==> build 76 <==
==> flow/design.v (excerpt) <==
module asx_soupbintcp_itch (
    input  wire        clk,
    input  wire        rst,
    input  wire        ip_payload_valid,
    input  wire [7:0]  ip_payload_data,
    input  wire        ip_payload_start,
    input  wire        ip_payload_end,
    output wire [15:0] tcp_src_port,
    output wire [15:0] tcp_dst_port,
    output wire [31:0] tcp_seq_num,
    output wire [31:0] tcp_ack_num,
    output wire [3:0] tcp_data_offset,
    output wire [7:0] tcp_flags,
    output wire [15:0] tcp_window,
    output wire tcp_flag_syn,
    output wire tcp_flag_ack,
    output wire tcp_flag_fin,
    output wire tcp_flag_rst,
    output wire tcp_flag_psh,
    output wire tcp_header_valid,
    output wire tcp_parse_error,
    output wire session_active,
    output wire [63:0] session_sequence,
    output wire [7:0] pkt_type,
    output wire pkt_type_valid,
    output wire pkt_heartbeat,
    output wire pkt_login_accepted,
    output wire pkt_login_rejected,
    output wire pkt_end_session,
    output wire [31:0] seq_data_count,
    output wire [31:0] heartbeat_count,
    output wire parse_error,
    output wire msg_valid,
    output wire [7:0] msg_type,
    output wire msg_error,
    output wire [31:0] timestamp,
    output wire [63:0] order_id,
    output wire [31:0] orderbook_id,
    output wire side,
    output wire add_order_valid,
    output wire add_order_start,
    output wire [63:0] quantity,
    output wire [31:0] price,
    output wire [15:0] order_attributes,
    output wire order_executed_valid,
    output wire [63:0] exec_quantity,
    output wire order_cancel_valid,
    output wire order_delete_valid,
    output wire order_replace_valid,
    output wire directory_valid,
    output wire system_event_valid,
    output wire [7:0] event_code,
    output wire [31:0] total_messages,
    output wire [31:0] parse_errors
);
Settings: LEC_CHECK=0, ABC_AREA=1, CAP_MARGIN=20, CORE_ASPECT_RATIO=0.5, CORE_MARGIN=2, CORE_UTILIZATION=72, CTS_CLUSTER_DIAMETER=315, CTS_CLUSTER_SIZE=97, MAX_ROUTING_LAYER=met4, PLACE_DENSITY_LB_ADDON=0.08, SETUP_SLACK_MARGIN=0.72, SLEW_MARGIN=5; clock period 2.71 ns.
run.sh (not shown) runs the stock make flow with config.mk's settings and CLKGATE_MAP_FILE=.
==> trial 98: changes against build 76 <==
ABC_AREA = unset   (was 1)
CORE_ASPECT_RATIO = unset   (was 0.5)
CORE_UTILIZATION = 9   (was 72)
CTS_CLUSTER_DIAMETER = unset   (was 315)
CTS_CLUSTER_SIZE = unset   (was 97)
MAX_ROUTING_LAYER = unset   (was met4)
PLACE_DENSITY_LB_ADDON = unset   (was 0.08)
SETUP_SLACK_MARGIN = unset   (was 0.72)
SLEW_MARGIN = 20   (was 5)
==> flow/constraint.sdc (replaced) <==
create_clock -name core_clock -period 7.24 [get_ports {clk}]
set_input_delay 1.4480 -clock core_clock [delete_from_list [all_inputs] [get_ports {clk}]]
set_output_delay 1.4480 -clock core_clock [all_outputs]
set_load 0.01 [all_outputs]
==> trial 47: changes against build 76 <==
ABC_AREA = unset   (was 1)
CORE_ASPECT_RATIO = 1.54   (was 0.5)
CORE_UTILIZATION = 57   (was 72)
CTS_CLUSTER_DIAMETER = unset   (was 315)
CTS_CLUSTER_SIZE = unset   (was 97)
GPL_TIMING_DRIVEN = 1   (was unset)
MAX_ROUTING_LAYER = unset   (was met4)
PLACE_DENSITY_LB_ADDON = unset   (was 0.08)
SETUP_SLACK_MARGIN = unset   (was 0.72)
SLEW_MARGIN = 40   (was 5)
==> flow/constraint.sdc (replaced) <==
create_clock -name core_clock -period 2.33 [get_ports {clk}]
set_input_delay 0.4660 -clock core_clock [delete_from_list [all_inputs] [get_ports {clk}]]
set_output_delay 0.4660 -clock core_clock [all_outputs]
set_load 0.01 [all_outputs]
==> reports/metrics.yaml <==
htreeDepth: 1
run.stop_error: "[ERROR GRT-0116] Global routing finished with congestion. Check the congestion regions in the DRC Viewer."
outcome: "stopped before the end"
synth_nets: 3625
outcome.stop_stage: "global routing (5_1_grt)"
detailedPlacementHpwl_um: 84400
the above is filed under build 76

==> reports/metrics.yaml <==
outcome: "timing/DRC/antenna clean"
antenna_left: 0
detailedPlacementHpwl_um: 85700
floorplan_utilization_pct: 9.05
synth_nets: 2809
min_period_ns: 4.00
htreeDepth: 3
cts_setup_buffers: 0
post_synth_most_frequent_cells: "dfxtp_1 (436), nor2_1 (350), edfxtp_1 (329)"
the above is filed under trial 98

==> reports/metrics.yaml <==
htreeDepth: 3
outcome: "complete, but fails checks"
top_power_group: "sequential cells"
detailedPlacementHpwl_um: 69000
synth_nets: 2809
setup-violations-final: 73
worst_slack_ns: -0.509
postSynth.asyncResetShare_pct: 0
post_synth_and_or_nand_nor_area_fraction_pct: 18.4
taps: 682
check-failures: "negative setup slack"
the above is filed under trial 47


==> violet: inputs <==
asx_soupbintcp_itch again, from the RTL that the note above started with.
Settings: LEC_CHECK=0, ABC_AREA=1, CAP_MARGIN=0, CORE_ASPECT_RATIO=1.33, CORE_MARGIN=2, CORE_UTILIZATION=72, CTS_CLUSTER_DIAMETER=396, CTS_CLUSTER_SIZE=99, SLEW_MARGIN=0, TNS_END_PERCENT=5; clock period 2.56 ns.
==> juniper (differences from violet) <==
==> flow/config.mk (replaced) <==
export PLATFORM = sky130hd
export DESIGN_NAME = asx_soupbintcp_itch
export DESIGN_NICKNAME = asx_soupbintcp_itch
export VERILOG_FILES = /design/flow/design.v
export SDC_FILE = /design/flow/constraint.sdc
export NUM_CORES = 4
export LEC_CHECK = 0
export ABC_AREA = 1
export CAP_MARGIN = 20
export CORE_ASPECT_RATIO = 1.46
export CORE_MARGIN = 2
export CORE_UTILIZATION = 62
export CTS_CLUSTER_DIAMETER = 75
export SLEW_MARGIN = 20
==> flow/constraint.sdc (replaced) <==
create_clock -name core_clock -period 2.51 [get_ports {clk}]
set_input_delay 0.5020 -clock core_clock [delete_from_list [all_inputs] [get_ports {clk}]]
set_output_delay 0.5020 -clock core_clock [all_outputs]
set_load 0.01 [all_outputs]
==> summary of the runs <==
- violet ended with an error in global routing, error GRT-0232. juniper produced a layout that fails on negative setup slack.
- Synthesized cell count is the same in juniper and violet.
- In violet the die size is smaller than in juniper, by about 14%.
- Synthesized area is the same in juniper and violet.

==> run C <==
asx_soupbintcp_itch again, from the RTL that the note above started with.
Settings: LEC_CHECK=0, ABC_AREA=1, CAP_MARGIN=20, CORE_MARGIN=7, CORE_UTILIZATION=68, CTS_CLUSTER_SIZE=56, MIN_ROUTING_LAYER=met2, PLACE_DENSITY_LB_ADDON=0.18, SLEW_MARGIN=30, TNS_END_PERCENT=80; clock period 4.99 ns.
==> run H: changes against run C <==
- CORE_MARGIN: 7 -> 2
- CORE_UTILIZATION: 68 -> 72
- CTS_CLUSTER_DIAMETER: not set -> 397
- CTS_CLUSTER_SIZE: 56 -> not set
- MIN_ROUTING_LAYER: met2 -> not set
- PLACE_DENSITY_LB_ADDON: 0.18 -> not set
- SLEW_MARGIN: 30 -> 20
- TNS_END_PERCENT: 80 -> not set
==> flow/constraint.sdc (replaced) <==
create_clock -name core_clock -period 1.45 [get_ports {clk}]
set_input_delay 0.2900 -clock core_clock [delete_from_list [all_inputs] [get_ports {clk}]]
set_output_delay 0.2900 -clock core_clock [all_outputs]
set_load 0.01 [all_outputs]
==> run D: changes against run C <==
- ABC_AREA: 1 -> not set
- CORE_ASPECT_RATIO: not set -> 1.54
- CORE_MARGIN: 7 -> 2
- CORE_UTILIZATION: 68 -> 66
- CTS_CLUSTER_SIZE: 56 -> not set
- GPL_TIMING_DRIVEN: not set -> 1
- MIN_ROUTING_LAYER: met2 -> not set
- PLACE_DENSITY_LB_ADDON: 0.18 -> not set
- SLEW_MARGIN: 30 -> 40
- TNS_END_PERCENT: 80 -> not set
==> flow/constraint.sdc (replaced) <==
create_clock -name core_clock -period 3.36 [get_ports {clk}]
set_input_delay 0.6720 -clock core_clock [delete_from_list [all_inputs] [get_ports {clk}]]
set_output_delay 0.6720 -clock core_clock [all_outputs]
set_load 0.01 [all_outputs]
==> run E: changes against run C <==
- ABC_AREA: 1 -> not set
- CORE_ASPECT_RATIO: not set -> 0.99
- CORE_MARGIN: 7 -> 2
- CORE_UTILIZATION: 68 -> 57
- CTS_CLUSTER_SIZE: 56 -> 32
- GPL_TIMING_DRIVEN: not set -> 1
- MIN_ROUTING_LAYER: met2 -> not set
- SLEW_MARGIN: 30 -> 40
- TNS_END_PERCENT: 80 -> not set
==> flow/constraint.sdc (replaced) <==
create_clock -name core_clock -period 2.33 [get_ports {clk}]
set_input_delay 0.4660 -clock core_clock [delete_from_list [all_inputs] [get_ports {clk}]]
set_output_delay 0.4660 -clock core_clock [all_outputs]
set_load 0.01 [all_outputs]
==> notes <==
Run D produced a clean layout. Run H died in 3_5_place_dp. Run C stopped in 5_1_grt (GRT-0232). Run E finished but fails on negative setup slack.
Between run D and run E, the lower register-to-register slack is in run E (gap 0.62 ns).
Between run E and run D, the lower design area is in run D (gap 8.1%, measured against run D).
Between run E and run D, the lower count of clock-buffer cells in the layout is in run D (gap 17).
Of run C and run E, run E has the higher die area (gap 1.2%, measured against run E).
Via count is about the same in run E and run D.
Of run D and run E, run E has the higher sequential power (gap about 30%, measured against run E).
In run D the utilization is higher than in run E, by 6.1 points.
In flip-flop count, run D and run E do not differ.
Non-clock buffer count: run E is higher than run D (163).
In synthesized area, run D and run E do not differ.
Power: run D is smaller than run E (about 36%).

==> v13 <==
Starting RTL as in the previous note.
Settings: LEC_CHECK=0, ABC_AREA=1, CAP_MARGIN=20, CORE_MARGIN=2, CORE_UTILIZATION=72, CTS_CLUSTER_DIAMETER=315, CTS_CLUSTER_SIZE=97, MAX_ROUTING_LAYER=met4, PLACE_DENSITY_LB_ADDON=0.08, SETUP_SLACK_MARGIN=0.72, SLEW_MARGIN=20; clock period 2.71 ns.
==> v8 (differences from v13) <==
==> flow/config.mk (replaced) <==
export PLATFORM = sky130hd
export DESIGN_NAME = asx_soupbintcp_itch
export DESIGN_NICKNAME = asx_soupbintcp_itch
export VERILOG_FILES = /design/flow/design.v
export SDC_FILE = /design/flow/constraint.sdc
export NUM_CORES = 4
export LEC_CHECK = 0
export CAP_MARGIN = 20
export CORE_MARGIN = 2
export CORE_UTILIZATION = 60
export CTS_CLUSTER_SIZE = 36
export SETUP_SLACK_MARGIN = 0.53
export SLEW_MARGIN = 20
==> flow/constraint.sdc (replaced) <==
create_clock -name core_clock -period 2.02 [get_ports {clk}]
set_input_delay 0.4040 -clock core_clock [delete_from_list [all_inputs] [get_ports {clk}]]
set_output_delay 0.4040 -clock core_clock [all_outputs]
set_load 0.01 [all_outputs]
==> results <==
metric	v8	v13
Height of the die	226 um	215 um
Sequential fraction of the synthesis area	62.7%	58.3%
Simple-Gate Fraction of Synth Area	18.4%	21.0%
Number of placed cells counting well taps	4218	4808
Core Area	48800 um^2	44000 um^2
Clock H-tree levels	3	1
Final Wtd Congestion	0.909	1.07
Dpl ws	-0.782 ns	-0.346 ns
Syn Area/Cell	10.8 um^2	8.95 um^2
Post-placement cell area	40300 um^2	39800 um^2
Buffers inserted during post-CTS setup optimization	102	75
Area share of the largest cell type after synthesis	33.3%	30.9%
Number of distinct library cell variants in the gate-level netlist after synthesis	69	57
Number of cell instances after yosys synthesis	2751	3567
Synth Area in Compound Gates	6.40%	9.85%
Dpl hpwl	71100 um	88700 um
Status	stopped before the end	stopped before the end
Stage where the flow stopped	5_1_grt	5_1_grt
Post-Syn Area	29700 um^2	31900 um^2
Chip Area	51200 um^2	46100 um^2
Fp_density	60.7%	72.5%
Overall die width	226 um	215 um
Synth top cell by count	sky130_fd_sc_hd__dfxtp_1	sky130_fd_sc_hd__nand2_1
Syn_nets	2809	3625
Adder-Cell Fraction of Synth Area	1.90%	1.76%
Cts bufs inserted	75	11
Standard-cell rows	81	77
Post-CTS resize count	1167	352

==> amber <==
Starting RTL as in the previous note.
Design asx_soupbintcp_itch, start of the top module:
module asx_soupbintcp_itch (
    input  wire        clk,
    input  wire        rst,
    input  wire        ip_payload_valid,
    input  wire [7:0]  ip_payload_data,
    input  wire        ip_payload_start,
    input  wire        ip_payload_end,
    output wire [15:0] tcp_src_port,
    output wire [15:0] tcp_dst_port,
    output wire [31:0] tcp_seq_num,
    output wire [31:0] tcp_ack_num,
    output wire [3:0] tcp_data_offset,
    output wire [7:0] tcp_flags,
    output wire [15:0] tcp_window,
    output wire tcp_flag_syn,
    output wire tcp_flag_ack,
    output wire tcp_flag_fin,
    output wire tcp_flag_rst,
    output wire tcp_flag_psh,
    output wire tcp_header_valid,
    output wire tcp_parse_error,
    output wire session_active,
    output wire [63:0] session_sequence,
    output wire [7:0] pkt_type,
    output wire pkt_type_valid,
    output wire pkt_heartbeat,
    output wire pkt_login_accepted,
    output wire pkt_login_rejected,
    output wire pkt_end_session,
    output wire [31:0] seq_data_count,
    output wire [31:0] heartbeat_count,
    output wire parse_error,
    output wire msg_valid,
    output wire [7:0] msg_type,
    output wire msg_error,
    output wire [31:0] timestamp,
    output wire [63:0] order_id,
    output wire [31:0] orderbook_id,
    output wire side,
    output wire add_order_valid,
    output wire add_order_start,
    output wire [63:0] quantity,
    output wire [31:0] price,
    output wire [15:0] order_attributes,
    output wire order_executed_valid,
    output wire [63:0] exec_quantity,
    output wire order_cancel_valid,
    output wire order_delete_valid,
    output wire order_replace_valid,
    output wire directory_valid,
    output wire system_event_valid,
    output wire [7:0] event_code,
    output wire [31:0] total_messages,
    output wire [31:0] parse_errors
);
Settings: LEC_CHECK=0, ABC_AREA=1, CAP_MARGIN=20, CORE_ASPECT_RATIO=0.5, CORE_MARGIN=2, CORE_UTILIZATION=72, CTS_CLUSTER_DIAMETER=315, CTS_CLUSTER_SIZE=97, MAX_ROUTING_LAYER=met4, PLACE_DENSITY_LB_ADDON=0.08, SETUP_SLACK_MARGIN=0.8, SLEW_MARGIN=5; clock period 2.71 ns.
==> inputs of quartz, as changes to amber <==
Settings changed: CTS_CLUSTER_DIAMETER 315 to 396, CTS_CLUSTER_SIZE 97 to 99, MAX_ROUTING_LAYER met4 to not set, PLACE_DENSITY set to 0.4, PLACE_DENSITY_LB_ADDON 0.08 to not set, SETUP_SLACK_MARGIN 0.8 to not set, SLEW_MARGIN 5 to 20.
==> flow/constraint.sdc (replaced) <==
create_clock -name core_clock -period 2.56 [get_ports {clk}]
set_input_delay 0.5120 -clock core_clock [delete_from_list [all_inputs] [get_ports {clk}]]
set_output_delay 0.5120 -clock core_clock [all_outputs]
set_load 0.01 [all_outputs]
==> inputs of pepper, as changes to amber <==
Settings changed: CORE_ASPECT_RATIO 0.5 to 1.33, CORE_UTILIZATION 72 to 62, CTS_CLUSTER_DIAMETER 315 to not set, CTS_CLUSTER_SIZE 97 to not set, MAX_ROUTING_LAYER met4 to not set, PLACE_DENSITY_LB_ADDON 0.08 to not set, SETUP_SLACK_MARGIN 0.8 to not set, SLEW_MARGIN 5 to 20.
==> flow/constraint.sdc (replaced) <==
create_clock -name core_clock -period 2.56 [get_ports {clk}]
set_input_delay 0.5120 -clock core_clock [delete_from_list [all_inputs] [get_ports {clk}]]
set_output_delay 0.5120 -clock core_clock [all_outputs]
set_load 0.01 [all_outputs]
==> results <==
- quartz failed in 4_1_cts with DPL-0033. amber aborted during 5_1_grt with GRT-0116. pepper finished but failed the layout checks on setup timing.
- Die size: quartz is lower than pepper (about 13%).
- Area after synthesis is the same in pepper and amber.
- In synthesized cell count, quartz and amber do not differ.
==> figures <==
metric                                                                              pepper           amber          quartz
Outcome                                                           finished with violations  did not finish  did not finish
Last stage reached                                                                       -         5_1_grt         4_1_cts
Layout check failures                                                         setup timing               -               -
Quantity of gates resized following cts                                                 21             172               -
Clock Path Buffers                                                                       3               3               -
Area of the die                                                                 53360 um^2      46160 um^2      46160 um^2
Post-detailed-placement half-perimeter wirelength                                 77010 um        84360 um        84230 um
Worst slack at placement                                                        -0.2584 ns      -0.2320 ns      -0.7198 ns
DP Area                                                                         39990 um^2      39860 um^2      39830 um^2
Post-CTS setup-driven buffer insertion count                                             3              51               -
Number of flops mapped to enable cells by yosys                                        329             329             329
Count of standard-cell rows                                                             95              54              54
Count of pins on the block boundary                                                    682             682             682
Mux share                                                                               0%              0%              0%
Level count of the clock H-tree                                                          3               1               -
Final weighted congestion of routability-driven global placement                    0.9819           1.094           1.000
Die X                                                                             200.8 um        301.9 um        301.9 um
Core Footprint                                                                  50750 um^2      43650 um^2      43650 um^2
Number of buffers created by CTS                                                        71              11               -
Die H                                                                             265.7 um        152.9 um        152.9 um
Root buf cell                                                                    clkbuf_16       clkbuf_16               -
Number of hold-repair buffers added at the cts stage                                     0               0               -
Count of placed standard cells including taps                                         4929            4794            4835
Floorplan-stage core utilization                                                    62.92%          73.17%          73.17%
Number of clock sinks                                                                  765             765               -
Power and IR drop assume default switching activity.
